==> flow/design.v (excerpt) <==
module top_module(
    input  wire        clkr,
    input  wire        rst,
    input  wire        rxr,
    input  wire [4:0]  btnr,
    output wire        spr,
    output wire [7:0]  hr,
    output wire [7:0]  mr,
    output wire [4:0]  date,
    output wire [4:0]  month,
    output wire [7:0]  year,
    output wire [6:0]  seg,
    output wire [3:0]  an,
    output wire        dp
);
make LEC_CHECK=0 ABC_AREA=1 CAP_MARGIN=20 CORE_MARGIN=2 CORE_UTILIZATION=72 CTS_CLUSTER_SIZE=98 GPL_ROUTABILITY_DRIVEN=0 PLACE_DENSITY_LB_ADDON=0.03 SETUP_SLACK_MARGIN=1.45 SLEW_MARGIN=20 TNS_END_PERCENT=5 finish   # period 4.95 ns
run.sh (not shown) runs the stock make flow with config.mk's settings and CLKGATE_MAP_FILE=.
The baseline ended with an error in 5_1_grt, error GRT-0232.
Rerun with:
Settings changed: CORE_UTILIZATION 72 to 65, GPL_ROUTABILITY_DRIVEN 0 to not set, TNS_END_PERCENT 5 to not set.
Now the flow finished with setup timing left.
Synthesized cell count stays the same.
Synthesized area stays the same.
Die area increases by 10%.
Rerun with:
Settings changed: ABC_AREA 1 to not set, CORE_UTILIZATION 65 to 40, CTS_CLUSTER_SIZE 98 to not set, PLACE_DENSITY_LB_ADDON 0.03 to not set, SETUP_SLACK_MARGIN 1.45 to not set.
Clock period 4.95 ns to 10.0 ns, I/O delays scaled along.
Result: This time the run produced a clean layout; clock skew is about the same; design area falls by about 10%; synthesized cell count falls by 15%; die size rises by about 66%.
Rerun with:
Settings changed: CORE_ASPECT_RATIO set to 1.9, CORE_MARGIN 2 to 8, CORE_UTILIZATION 40 to 58, CTS_CLUSTER_DIAMETER set to 400, CTS_CLUSTER_SIZE set to 99, TNS_END_PERCENT set to 5.
After rerunning: Via count came out higher by about 1.4%; register-to-register slack improves by 0.11 ns; final area came out lower by about 1.3%; clock power came out higher by about 2%; core utilization came out higher by 19 points; hold slack improves by 0.013 ns; routed wire length came out higher by 0.85%; clock-buffer cell count came out lower by 2; synthesized cell count does not change; worst setup slack is about the same; die area came out lower by about 17%.
Rerun with:
Settings changed: CORE_ASPECT_RATIO 1.9 to not set, CORE_MARGIN 8 to 2, CORE_UTILIZATION 58 to 57, CTS_CLUSTER_DIAMETER 400 to 49, CTS_CLUSTER_SIZE 99 to 63, TNS_END_PERCENT 5 to not set.
After rerunning: Cell area stays flat. Hold slack got worse by 0.0050 ns. Total power shrinks by a few percent. Register-to-register slack stays flat. Worst setup slack improved by 0.040 ns. Area after synthesis stays the same. Die size shrinks by about a fifth. Routed wire length shrinks by a few percent. First-iteration DRC count grows by about a fifth.


top_module again, from the RTL that the note above started with.
Settings: LEC_CHECK=0, CAP_MARGIN=20, CELL_PAD_IN_SITES_DETAIL_PLACEMENT=1, CORE_MARGIN=8, CORE_UTILIZATION=40, CTS_CLUSTER_SIZE=41, GPL_ROUTABILITY_DRIVEN=0, GPL_TIMING_DRIVEN=1, MIN_ROUTING_LAYER=met1, PLACE_DENSITY_LB_ADDON=0.29, SETUP_SLACK_MARGIN=-0.82, SLEW_MARGIN=10, TNS_END_PERCENT=50; clock period 10.0 ns.
Rerun with:
==> flow/config.mk (replaced) <==
export PLATFORM = sky130hd
export DESIGN_NAME = top_module
export DESIGN_NICKNAME = top_module
export VERILOG_FILES = /design/flow/design.v
export SDC_FILE = /design/flow/constraint.sdc
export NUM_CORES = 4
export LEC_CHECK = 0
export CAP_MARGIN = 20
export CORE_MARGIN = 2
export CORE_UTILIZATION = 51
export CTS_CLUSTER_SIZE = 50
export SLEW_MARGIN = 20
export TNS_END_PERCENT = 5
Result:
- routed wire length goes down by 18%
- power increases by 0.41%
- core utilization rises by 13 points
- clock-buffer cell count came out lower by 2
- worst setup slack improved by 0.020 ns
- hold slack got worse by 0.0077 ns
- non-clock buffer count shrinks by 4
- via count came out lower by 4.7%
- register-to-register slack loses 0.35 ns
- final area went down by 0.89%
- maximum frequency barely changes
Rerun with:
--- a/flow/config.mk
+++ b/flow/config.mk
@@ -7,7 +7,11 @@
 export LEC_CHECK = 0
 export CAP_MARGIN = 20
-export CORE_MARGIN = 2
-export CORE_UTILIZATION = 51
-export CTS_CLUSTER_SIZE = 50
+export CORE_MARGIN = 8
+export CORE_UTILIZATION = 40
+export CTS_CLUSTER_SIZE = 41
+export GPL_TIMING_DRIVEN = 0
+export MIN_ROUTING_LAYER = met2
+export PLACE_DENSITY_LB_ADDON = 0.29
+export SETUP_SLACK_MARGIN = -0.82
 export SLEW_MARGIN = 20
-export TNS_END_PERCENT = 5
+export TNS_END_PERCENT = 65
Outcome:
- The changed run finished with timing, DRC and antenna clean
- worst setup slack degrades by 0.12 ns
- clock-buffer cell count came out higher by 2
- total power came out higher slightly
- synthesized cell count does not change
- area after synthesis is unchanged
Rerun with:
==> flow/config.mk (replaced) <==
export PLATFORM = sky130hd
export DESIGN_NAME = top_module
export DESIGN_NICKNAME = top_module
export VERILOG_FILES = /design/flow/design.v
export SDC_FILE = /design/flow/constraint.sdc
export NUM_CORES = 4
export LEC_CHECK = 0
export CAP_MARGIN = 20
export CORE_MARGIN = 2
export CORE_UTILIZATION = 40
export CTS_CLUSTER_SIZE = 48
export SETUP_SLACK_MARGIN = 0.88
export SLEW_MARGIN = 20
Global-route usage goes down by 7.9 points.
Power went down by 3.1%.
Worst setup slack improved by 0.39 ns.
Synthesized cell count does not change.
Final cell count falls by 3.0%.
Cell area is lower by 2.2%.
Clock skew went down by 0.0047 ns.
Count of clock-buffer cells in the layout came out higher by 4.
Routed wire length falls by 11%.
Utilization decreases by 1.1 points.
Maximum frequency climbs by 4.6%.


== juniper ==
top_module again, from the RTL that the note above started with.
==> flow/config.mk <==
export PLATFORM = sky130hd
export DESIGN_NAME = top_module
export DESIGN_NICKNAME = top_module
export VERILOG_FILES = /design/flow/design.v
export SDC_FILE = /design/flow/constraint.sdc
export NUM_CORES = 4
export LEC_CHECK = 0
export CAP_MARGIN = 20
export CORE_MARGIN = 2
export CORE_UTILIZATION = 70
export CTS_CLUSTER_DIAMETER = 357
export CTS_CLUSTER_SIZE = 50
export SETUP_SLACK_MARGIN = 1.2
export SLEW_MARGIN = 20
==> flow/constraint.sdc <==
create_clock -name core_clock -period 8.85 [get_ports {clkr}]
set_input_delay 1.7700 -clock core_clock [delete_from_list [all_inputs] [get_ports {clkr}]]
set_output_delay 1.7700 -clock core_clock [all_outputs]
set_load 0.01 [all_outputs]
juniper: flow completed, timing, DRC and antenna clean
Changes in garnet relative to juniper:
Settings: removing CTS_CLUSTER_SIZE (formerly 50); removing CTS_CLUSTER_DIAMETER (formerly 357); removing SETUP_SLACK_MARGIN (formerly 1.2); setting ABC_AREA to 1 for the first time; changing CORE_UTILIZATION from 70 to 65; changing the clock period (ns, I/O delays scaled along) from 8.85 to 4.92.
Results
Status garnet: flow complete, layout not clean - negative setup slack
Of juniper and garnet, juniper shows the lower global-route usage, with garnet above it.
Total power went up by more than 100% going from juniper to garnet.
Per the comparison of garnet with juniper, number of detailed-route iterations in the first pass went up by 2; met1 track demand over resource in global routing went down by 3.5 points; mean post-synth cell area went down by about 18%.
Net count after synthesis grows by more than 10% when moving from juniper to garnet.
The global-route wire length before repair of garnet was inferior to that of juniper.
Combinational power share, juniper and garnet, higher one = garnet.
The run showing the smaller setup fix buffers added after clock tree synthesis is juniper.
garnet against juniper; floorplan core area is up by a few percent.
The count of inserted tapcells in garnet sits about 2.2% above the value recorded for juniper.
--- input diff garnet..sierra ---
Settings: SETUP_SLACK_MARGIN newly set to 1.45; PLACE_DENSITY newly set to 0.35; CORE_UTILIZATION changed from 65 to 72.
==> results <==
As far as top-level port count goes, garnet and sierra are indistinguishable; the numbers are identical. Lower number of standard-cell rows in the floorplan was reported by sierra, not garnet. Number of sinks on the clock net came out exactly the same in garnet and sierra. Row detailed placement HPWL: sierra higher / garnet lower. Number of enable-type register cells in the synthesized netlist across garnet and sierra: no real change. Number of post-CTS setup repair buffers: lower on sierra. Measured against sierra, the area of the chip of garnet comes out at 1.10 times the reference value. garnet -> sierra: post-synthesis cell count from yosys delta 0, exact match. Diff garnet -> sierra: number of port buffers held, compound-gate portion of the synthesized area held, worst-case setup slack after placement went up 0.012 ns. Of garnet and sierra, none finishes clean.


Starting RTL as in the previous note.
Settings: LEC_CHECK=0, ABC_AREA=1, CAP_MARGIN=20, CORE_MARGIN=2, CORE_UTILIZATION=65, CTS_CLUSTER_DIAMETER=201, PLACE_DENSITY=0.35, SETUP_SLACK_MARGIN=0.92, SLEW_MARGIN=20; clock period 4.92 ns.
The first run finished but fails on setup timing.
Then changed:
CORE_UTILIZATION = 71   (was 65)
CTS_CLUSTER_DIAMETER = not set   (was 201)
CTS_CLUSTER_SIZE = 73   (was not set)
SETUP_SLACK_MARGIN = not set   (was 0.92)
clock period = 5.22 ns   (was 4.92 ns; I/O delays follow)
After rerunning: The new run reached the layout checks and failed them: setup timing. Power decreases by 9.0%. Setup slack loses 200 ps. Via count increases by 6.9%. Clock skew stays flat. Critical path depth decreases by 5. Wire length increases by 17%. Die size decreases by 8.2%. Sequential share of layout area increases by 0.71 points. Register-to-register slack is about the same.
Then changed:
CORE_UTILIZATION = 72   (was 71)
CTS_CLUSTER_SIZE = not set   (was 73)
clock period = 5.86 ns   (was 5.22 ns; I/O delays follow)
The new run ran to the end with violations: setup timing. Die area came out lower slightly. Worst setup slack improved by 340 ps. Via count came out lower by a few percent. Design area came out lower by a few percent.
Then changed:
CTS_CLUSTER_DIAMETER = 396   (was not set)
CTS_CLUSTER_SIZE = 100   (was not set)
PLACE_DENSITY = not set   (was 0.35)
clock period = 5.03 ns   (was 5.86 ns; I/O delays follow)
After rerunning: This time the run never finished: it broke off in global routing (5_1_grt) on GRT-0232; die area does not change; area after synthesis is unchanged; synthesized cell count does not change.
Then changed:
ABC_AREA = not set   (was 1)
CORE_UTILIZATION = 59   (was 72)
CTS_CLUSTER_DIAMETER = not set   (was 396)
CTS_CLUSTER_SIZE = not set   (was 100)
clock period = 5.14 ns   (was 5.03 ns; I/O delays follow)
Effect: The new run completed, yet does not pass: setup timing. Synthesized cell count fell by about a fifth. Die size increases by a quarter to a third. Area after synthesis is higher by a few percent.
Then changed:
CORE_UTILIZATION = 70   (was 59)
CTS_CLUSTER_SIZE = 35   (was not set)
clock period = 8.14 ns   (was 5.14 ns; I/O delays follow)
The new run went through all stages and came out clean.
Design area shrinks by 13%.
Via count shrinks by 5.4%.
Die area is lower by 15%.
Routed wire length fell by 13%.
Power goes down by 37%.
Combinational power fell by 48%.
No activity file was given, so power comes from the tool's default toggle rates.
